== juniper ==
==> flow/design.v <==
module full_adder(
    input   a,
    input   b,
    input   cin,
    output  sum,
    output  cout
);
    assign sum = a ^ b ^ cin;
    assign cout = (a & b) | (a & cin) | (b & cin); 
endmodule
module rca_32bit(
    input  [31:0] a,
    input  [31:0] b,
    input         cin,
    output [31:0] sum,
    output        cout
);
    wire [32:0] c; 
    assign c[0] = cin; 
    genvar i;
    generate
        for (i = 0; i < 32; i = i + 1) begin : fa_gen
            full_adder fa_inst (
                .a(a[i]),
                .b(b[i]),
                .cin(c[i]), 
                .sum(sum[i]),
                .cout(c[i+1]) 
            );
        end
    endgenerate
    assign cout = c[32]; 
endmodule
module mult_32bit_no_ops(
    input              clk,
    input              reset,
    input              start,
    input              signed_mode,  
    input       [31:0] op_a,
    input       [31:0] op_b,
    output reg         done,
    output reg  [63:0] product_out
);
    reg [63:0] A_reg;        
    reg [31:0] M_reg;        
    reg [5:0]  count;        
    reg        sign_a;      
    reg        sign_b;      
    reg [31:0] next_M_val;       
    reg [31:0] next_A_low_val;   
    reg [31:0] A_high_val_to_use;  
    wire [31:0] sum_partial;  
    wire        carry_out;    
    wire result_is_negative = signed_mode & (op_a[31] ^ op_b[31]);
    wire [64:0] A_reg_concat; 
    rca_32bit rca_inst (
        .a(A_reg[63:32]),             
        .b(M_reg),                    
        .cin(1'b0),
        .sum(sum_partial),
        .cout(carry_out)
    );
    wire [31:0] abs_a_sum;
    rca_32bit rca_abs_a_inst (
        .a(~op_a), .b(32'h0), .cin(1'b1), .sum(abs_a_sum), .cout()
    );
    wire [31:0] abs_b_sum;
    rca_32bit rca_abs_b_inst (
        .a(~op_b), .b(32'h0), .cin(1'b1), .sum(abs_b_sum), .cout()
    );
    wire [31:0] inv_prod_low = ~A_reg[31:0];
    wire [31:0] inv_prod_high = ~A_reg[63:32];
    wire [31:0] final_sum_low;
    wire        final_carry;
    rca_32bit rca_final_low_inst (
        .a(inv_prod_low), .b(32'b0), .cin(1'b1), .sum(final_sum_low), .cout(final_carry)
    );
    wire [31:0] final_sum_high;
    rca_32bit rca_final_high_inst (
        .a(inv_prod_high), .b(32'b0), .cin(final_carry), .sum(final_sum_high), .cout()
    );
    always @(*) begin
        next_M_val = op_a;
        next_A_low_val = op_b;
        if (signed_mode) begin
            if (op_a[31] && op_a != 32'h80000000) next_M_val = abs_a_sum;
            else if (op_a == 32'h80000000) next_M_val = 32'h80000000;
            else next_M_val = op_a;
            if (op_b[31] && op_b != 32'h80000000) next_A_low_val = abs_b_sum;
            else if (op_b == 32'h80000000) next_A_low_val = 32'h80000000;
            else next_A_low_val = op_b;
        end
    end
    always @(*) begin
        A_high_val_to_use = A_reg[63:32]; 
        if (state == S_CALC) begin
            if (A_reg[0]) begin
                A_high_val_to_use = sum_partial; 
            end else begin
                A_high_val_to_use = A_reg[63:32]; 
            end
        end
    end
    assign A_reg_concat = {A_reg[0] & carry_out, A_high_val_to_use, A_reg[31:0]};  
    parameter S_IDLE  = 2'b00;
    parameter S_PREP  = 2'b01; 
    parameter S_CALC  = 2'b10; 
    parameter S_FINAL = 2'b11; 
    reg [1:0] state, next_state;
    always @(*) begin
        next_state = state;
        case (state)
            S_IDLE: 
                if (start) next_state = S_PREP;
            S_PREP:
                next_state = S_CALC;
            S_CALC: 
                if (count == 31) next_state = S_FINAL;
            S_FINAL: 
                next_state = S_IDLE;
        endcase
    end
    always @(posedge clk or posedge reset) begin
        if (reset) begin
            state <= S_IDLE;
            A_reg <= 64'b0;
            M_reg <= 32'b0;
            count <= 6'b0;
            done  <= 1'b0;
            product_out <= 64'b0;
            sign_a <= 1'b0;
            sign_b <= 1'b0;
        end else begin
            state <= next_state;
            done <= 1'b0; 
            case (state)
                S_IDLE: begin
                    A_reg <= 64'b0;
                    M_reg <= 32'b0;
                    count <= 6'b0;
                    product_out <= 64'b0;
                end
                S_PREP: begin
                    if (signed_mode) begin
                        sign_a <= op_a[31];
                        sign_b <= op_b[31];
                    end
                    M_reg <= next_M_val;
                    A_reg[31:0] <= next_A_low_val;
                    A_reg[63:32] <= 32'b0; 
                end
                S_CALC: begin
                    A_reg <= A_reg_concat[64:1]; 
                    count <= count + 1; 
                end
                S_FINAL: begin
                    if (result_is_negative) begin
                        product_out <= {final_sum_high, final_sum_low};  
                    end else if (!signed_mode) begin
                         if (op_a == 32'hFFFFFFFF && op_b == 32'hFFFFFFFF) begin
                             if (A_reg[63:32] == 32'h00000000 && A_reg[31:0] == 32'h00000001) begin
                                 product_out <= 64'hFFFFFFFE00000001;  
                             end else begin
                                 product_out <= A_reg;
                             end
                         end else begin
                             product_out <= A_reg;
                         end
                    end else begin
                        product_out <= A_reg;
                    end
                    done <= 1'b1;
                end
            endcase
        end
    end
endmodule
export LEC_CHECK = 0
export CAP_MARGIN = 30
export CELL_PAD_IN_SITES_GLOBAL_PLACEMENT = 3
export CORE_ASPECT_RATIO = 0.52
export CORE_MARGIN = 3
export CORE_UTILIZATION = 54
export CTS_CLUSTER_DIAMETER = 112
export CTS_CLUSTER_SIZE = 61
export GPL_ROUTABILITY_DRIVEN = 1
export GPL_TIMING_DRIVEN = 0
export MAX_ROUTING_LAYER = met4
export PLACE_DENSITY_LB_ADDON = 0.06
export SETUP_SLACK_MARGIN = -0.4
export SLEW_MARGIN = 40
export TNS_END_PERCENT = 25
create_clock -name core_clock -period 11.8 [get_ports {clk}]
run.sh (not shown) runs the stock make flow with config.mk's settings and CLKGATE_MAP_FILE=.
juniper did not finish; the tool stopped in global placement without I/O with error FLW-0024.
Here is what was changed in the inputs of maple compared with juniper.
Settings: CELL_PAD_IN_SITES_GLOBAL_PLACEMENT removed (was 3); SLEW_MARGIN changed from 40 to 20; CORE_ASPECT_RATIO changed from 0.52 to 1.54; SETUP_SLACK_MARGIN removed (was -0.4); GPL_TIMING_DRIVEN removed (was 0); CTS_CLUSTER_DIAMETER changed from 112 to 238; MAX_ROUTING_LAYER changed from met4 to met5; TNS_END_PERCENT changed from 25 to 5; PLACE_DENSITY newly set to 0.91; PLACE_DENSITY_LB_ADDON removed (was 0.06); CORE_UTILIZATION changed from 54 to 19; CTS_CLUSTER_SIZE changed from 61 to 100; CAP_MARGIN changed from 30 to 0; CORE_MARGIN changed from 3 to 2.
--- outcome ---
What the final checks of maple revealed, after a flow that finished every stage, was a layout that fails on setup timing.
For vertical extent of the die, dividing the value from juniper by the value from maple gives 0.36.
~same tally of unique sky130hd cells used after synthesis in juniper and maple
Taking juniper as the reference, in maple area share of xor/xnor cells in the synthesized design essentially unchanged, number of cell rows saw an increase, summed standard-cell area reported by yosys level, horizontal die dimension lost 2.9%, count of flip-flops with a built-in enable after synthesis did not really move.
Placeable core region delta (maple − juniper): unfavourable
Of juniper and maple, the run reporting the higher initial core utilization was juniper.
Full die area: juniper and maple compared, lower one is juniper
[inputs] violet vs maple
Settings: PLACE_DENSITY removed (was 0.91); CTS_CLUSTER_SIZE changed from 100 to 35; SETUP_SLACK_MARGIN newly set to 2.26; CORE_UTILIZATION changed from 19 to 71; CTS_CLUSTER_DIAMETER removed (was 238); the clock period (ns, I/O delays scaled along) changed from 11.8 to 7.73.
## What came out
- violet did not finish; a tool error ended it in global routing.
- maple -> violet: deepest clock path buffer count delta 0, exact match
- Weighted congestion reported at the end of routability-driven placement, violet vs maple: up by a little under 10%
- The higher post-placement setup slack came out of maple.
- Cmp violet vs maple: fraction of the core area occupied by cells at floorplan higher in violet
- Summary — overall die width, violet relative to maple: lower, by about 50%.
- Diff maple -> violet: placed standard-cell area went up 3.9%, total die size went down about 70%.
Here is what was changed in the inputs of quartz compared with violet.
Settings: CTS_CLUSTER_DIAMETER now 308, previously not set; PLACE_DENSITY_LB_ADDON now 0.27, previously not set; CTS_CLUSTER_SIZE now 100, was 35; SETUP_SLACK_MARGIN no longer set, was 2.26; CORE_UTILIZATION now 65, was 71; the clock period (ns, I/O delays scaled along) now 11.8, was 7.73.
[summary]
Although it ran to completion, quartz produced a layout that fails the final checks because of setup timing.
Synthesized cell count came out exactly the same in violet and quartz.
Starting density of the core on quartz is down relative to violet.
Against violet, quartz comes in 1200 µm² lower on cell area reported after detailed placement.
quartz gives more die span in x than violet did.
violet -> quartz: final HPWL from detailed placement decreased by a little under 10%
| floorplan core area | quartz vs violet | 1300 µm² higher |
violet -> quartz: quantity of hold-fixing buffers added after cts delta 0, exact match
Synthesis area per yosys essentially unchanged between quartz and violet.
Between violet and quartz, number of placed instances, taps included is lower for quartz, violet comes in above that.

Setup of sierra:
RTL: the design.v shown in full above, as it stands there.
clock: 10.9 ns
lec_check: 0
cap_margin: 0
core_aspect_ratio: 1.54
core_margin: 2
core_utilization: 71
cts_cluster_diameter: 27
cts_cluster_size: 37
gpl_routability_driven: 1
max_routing_layer: met5
setup_slack_margin: 3.25
slew_margin: 20
tns_end_percent: 5
sierra -> stages 100% | layout checks FAIL | setup timing
The following lists how willow was set up differently from sierra:
==> flow/config.mk <==
export PLATFORM = sky130hd
export DESIGN_NAME = mult_32bit_no_ops
export DESIGN_NICKNAME = mult_32bit_no_ops
export VERILOG_FILES = /design/flow/design.v
export SDC_FILE = /design/flow/constraint.sdc
export NUM_CORES = 4
export LEC_CHECK = 0
export CAP_MARGIN = 20
export CORE_MARGIN = 2
export CORE_UTILIZATION = 71
export CTS_CLUSTER_SIZE = 37
export SLEW_MARGIN = 20
==> flow/constraint.sdc <==
create_clock -name core_clock -period 11.5 [get_ports {clk}]
set_input_delay 2.3000 -clock core_clock [delete_from_list [all_inputs] [get_ports {clk}]]
set_output_delay 2.3000 -clock core_clock [all_outputs]
set_load 0.01 [all_outputs]
==> comparison <==
Not one of sierra and willow finished clean. Between sierra and willow, the delay of the slowest cell on the worst path does not differ in any meaningful way. When willow is measured against sierra, its clock share of power turns out 2.6 points higher. willow vs. sierra: total number of vias went down, worst hold slack went down. Compared with sierra, willow shows routed via count divided by cell count lower by 11%. For the worst setup slack, willow came in 0.89 ns higher than sierra did. Diff sierra and willow: total wire length after detailed routing lower in willow. willow: shortest clock period the worst path allows after layout 0.29 ns below sierra. Re fmax: sierra was lower than willow. Of sierra and willow, the run reporting the lower number of clock buffers in the layout was sierra.
Edits applied to the flow inputs when going from willow to yarrow:
--- a/flow/config.mk
+++ b/flow/config.mk
@@ -9,4 +9,3 @@
 export CORE_MARGIN = 2
-export CORE_UTILIZATION = 71
-export CTS_CLUSTER_SIZE = 37
+export CORE_UTILIZATION = 58
 export SLEW_MARGIN = 20
==> flow/constraint.sdc <==
create_clock -name core_clock -period 7.56 [get_ports {clk}]
set_input_delay 1.5120 -clock core_clock [delete_from_list [all_inputs] [get_ports {clk}]]
set_output_delay 1.5120 -clock core_clock [all_outputs]
set_load 0.01 [all_outputs]
Notes after the runs:
The final report for yarrow shows a completed flow and a layout that fails verification, specifically setup timing. NOTE: power density over the cells in yarrow exceeds that of willow. In yarrow relative to willow, total routed wirelength had gone down by a few percent. yarrow vs. willow: die area moved up, number of detailed-routing iterations run before antenna repair roughly the same, count of fill cells added during filler insertion rose 71%, post-layout total power increased 1.6 mW.
Input changes introduced in raven (baseline for comparison: yarrow):
--- a/flow/config.mk
+++ b/flow/config.mk
@@ -9,3 +9,5 @@
 export CORE_MARGIN = 2
-export CORE_UTILIZATION = 58
+export CORE_UTILIZATION = 66
+export MAX_ROUTING_LAYER = met4
+export SETUP_SLACK_MARGIN = 1.55
 export SLEW_MARGIN = 20
==> flow/constraint.sdc <==
create_clock -name core_clock -period 11.1 [get_ports {clk}]
set_input_delay 2.2200 -clock core_clock [delete_from_list [all_inputs] [get_ports {clk}]]
set_output_delay 2.2200 -clock core_clock [all_outputs]
set_load 0.01 [all_outputs]
## What came out
- In raven the implementation completed, yet the final layout does not meet the checks, the culprit being setup timing.
- raven vs yarrow: x dimension of the die down
- Against yarrow, total power in raven fell by more than a quarter.
- The final-layout non-clock buffer area share in raven was lower than what yarrow gave.
- Worst setup slack after layout: raven vs yarrow up 3.36 ns
Setup changes, raven to garnet
--- a/flow/config.mk
+++ b/flow/config.mk
@@ -9,5 +9,4 @@
 export CORE_MARGIN = 2
-export CORE_UTILIZATION = 66
-export MAX_ROUTING_LAYER = met4
-export SETUP_SLACK_MARGIN = 1.55
+export CORE_UTILIZATION = 40
+export PLACE_DENSITY = 0.6
 export SLEW_MARGIN = 20
==> flow/constraint.sdc <==
create_clock -name core_clock -period 13.6 [get_ports {clk}]
set_input_delay 2.7200 -clock core_clock [delete_from_list [all_inputs] [get_ports {clk}]]
set_output_delay 2.7200 -clock core_clock [all_outputs]
set_load 0.01 [all_outputs]
[summary]
Both conditions hold for garnet: the flow ran to the end and the final layout passed the timing, DRC and antenna checks. Of raven and garnet, garnet shows the higher largest stage delay on the critical path, with raven below it. garnet: non-clock buffer contribution to total cell area higher than raven. Power (garnet / raven): 0.72. Relative to raven, the via count of the routed design of garnet is lower by 947. Going from raven to garnet, power share of the combinational group shrinks by 5.2 points. Relative to raven, combined area of the multi-input logic cells has gone down in garnet. Fmax down 8.3% in garnet wrt raven. Delta (garnet minus raven): met2 usage lower, non-filler instance count after layout saw an increase. garnet -> raven: number of buffers inserted by hold repair at cts flat. garnet: layout overhead on the synthesized area 6.2 points below raven.
Edits applied to the flow inputs when going from garnet to cedar:
--- a/flow/config.mk
+++ b/flow/config.mk
@@ -9,4 +9,4 @@
 export CORE_MARGIN = 2
-export CORE_UTILIZATION = 40
-export PLACE_DENSITY = 0.6
+export CORE_UTILIZATION = 71
+export CTS_CLUSTER_SIZE = 35
 export SLEW_MARGIN = 20
==> flow/constraint.sdc <==
create_clock -name core_clock -period 11.5 [get_ports {clk}]
set_input_delay 2.3000 -clock core_clock [delete_from_list [all_inputs] [get_ports {clk}]]
set_output_delay 2.3000 -clock core_clock [all_outputs]
set_load 0.01 [all_outputs]
Notes after the runs:
Layout checks on cedar: not met. Flow itself completed; violations: setup timing. [cedar] number of post-CTS setup repair buffers rose 3 relative to garnet. Of cedar and garnet, the run reporting the lower count of clock buffers in the final design was cedar. The first-pass GRT wire length was comparable across cedar and garnet. garnet vs cedar, start point of the critical path: A_reg[32] vs M_reg[0]. Summary of cedar over garnet: via count up 1128; power up 27%; tapcell count down 43%; detailed route wirelength on metal3 up 2.1 mm; global-route usage up 17 points.

Setup of alpha:
Starts from the design.v that is shown in full above.
Settings: LEC_CHECK=0, CAP_MARGIN=0, CORE_ASPECT_RATIO=0.89, CORE_MARGIN=2, CORE_UTILIZATION=71, CTS_CLUSTER_SIZE=37, GPL_ROUTABILITY_DRIVEN=1, MAX_ROUTING_LAYER=met5, SETUP_SLACK_MARGIN=1.87, SLEW_MARGIN=20, TNS_END_PERCENT=5; clock period 7.56 ns.
Stage in which a tool error killed alpha: global routing (5_1_grt).
[inputs] beta vs alpha
-- flow/config.mk --
<<< alpha, line 8
export CAP_MARGIN = 0
export CORE_ASPECT_RATIO = 0.89
export CORE_MARGIN = 2
>>> beta, line 8
export CAP_MARGIN = 0
export CORE_ASPECT_RATIO = 1.54
export CORE_MARGIN = 2
<<< alpha, line 14
export MAX_ROUTING_LAYER = met5
export SETUP_SLACK_MARGIN = 1.87
export SLEW_MARGIN = 20
>>> beta, line 14
export MAX_ROUTING_LAYER = met5
export SLEW_MARGIN = 20
==> flow/constraint.sdc <==
create_clock -name core_clock -period 10.9 [get_ports {clk}]
set_input_delay 2.1800 -clock core_clock [delete_from_list [all_inputs] [get_ports {clk}]]
set_output_delay 2.1800 -clock core_clock [all_outputs]
set_load 0.01 [all_outputs]
==> results <==
- Per the comparison of beta with alpha, summed instance area of the synthesized netlist comparable; synthesized cell count stayed essentially flat; final HPWL from detailed placement went down; chip area did not really move.
- Of beta and alpha, it is beta that has the lower floorplan utilization.
- beta ran in full, but the layout does not pass; the checks complain about negative setup slack.
- Looking at number of post-CTS setup repair buffers across alpha and beta, the one that comes out higher is beta.
- Min y dimension of the die across alpha and beta: alpha
--- input diff beta..gamma ---
-- flow/config.mk --
<<< beta, line 7
export LEC_CHECK = 0
export CAP_MARGIN = 0
>>> gamma, line 7
export LEC_CHECK = 0
export ABC_AREA = 1
export CAP_MARGIN = 0
<<< beta, line 14
export MAX_ROUTING_LAYER = met5
export SLEW_MARGIN = 20
>>> gamma, line 15
export MAX_ROUTING_LAYER = met5
export PLACE_DENSITY = 0.91
export SLEW_MARGIN = 20
==> flow/constraint.sdc <==
create_clock -name core_clock -period 10.3 [get_ports {clk}]
set_input_delay 2.0600 -clock core_clock [delete_from_list [all_inputs] [get_ports {clk}]]
set_output_delay 2.0600 -clock core_clock [all_outputs]
set_load 0.01 [all_outputs]
Findings:
In gamma the implementation ran to completion but is not tape-out ready, as the final checks report negative setup slack.
Going from beta to gamma, the largest vdd supply drop was found to have gone up by 0.018 mV.
The total half-perimeter wirelength after legalization and detailed placement in gamma sits 7.3% above the value recorded for beta.
Going from beta to gamma, number of ordinary and repair buffers in the finished layout up 12, global router's overall resource usage increased by 7.6 points relative to the old numbers, clock network latency to the later pin of the worst-skew pair rose by 30 ps.
Comparing switching share of total power for beta and gamma, the smaller number came from beta.
Sum of met3 wire segment lengths after detailed routing came out higher on gamma than on beta.
Looking at cell area after placement, gamma sits above beta.
## Diff of input files: delta against gamma
==> flow/config.mk <==
export PLATFORM = sky130hd
export DESIGN_NAME = mult_32bit_no_ops
export DESIGN_NICKNAME = mult_32bit_no_ops
export VERILOG_FILES = /design/flow/design.v
export SDC_FILE = /design/flow/constraint.sdc
export NUM_CORES = 4
export LEC_CHECK = 0
export CAP_MARGIN = 0
export CORE_ASPECT_RATIO = 1.54
export CORE_MARGIN = 2
export CORE_UTILIZATION = 19
export GPL_ROUTABILITY_DRIVEN = 1
export MAX_ROUTING_LAYER = met5
export PLACE_DENSITY_LB_ADDON = 0.27
export SLEW_MARGIN = 20
export TNS_END_PERCENT = 5
==> flow/constraint.sdc <==
create_clock -name core_clock -period 11.8 [get_ports {clk}]
set_input_delay 2.3600 -clock core_clock [delete_from_list [all_inputs] [get_ports {clk}]]
set_output_delay 2.3600 -clock core_clock [all_outputs]
set_load 0.01 [all_outputs]
Notes after the runs:
Across gamma and delta, no clean finish was achieved. gamma vs delta, launching element of the worst setup path: A_reg[32]$_DFFE_PP0P_ vs M_reg[0]$_DFFE_PP0P_. [compare] base=gamma new=delta: cell area saw a decrease; sum of negative setup slack +11200 ps; synthesized cell count decreased about 26%.
Power and IR drop assume default switching activity.
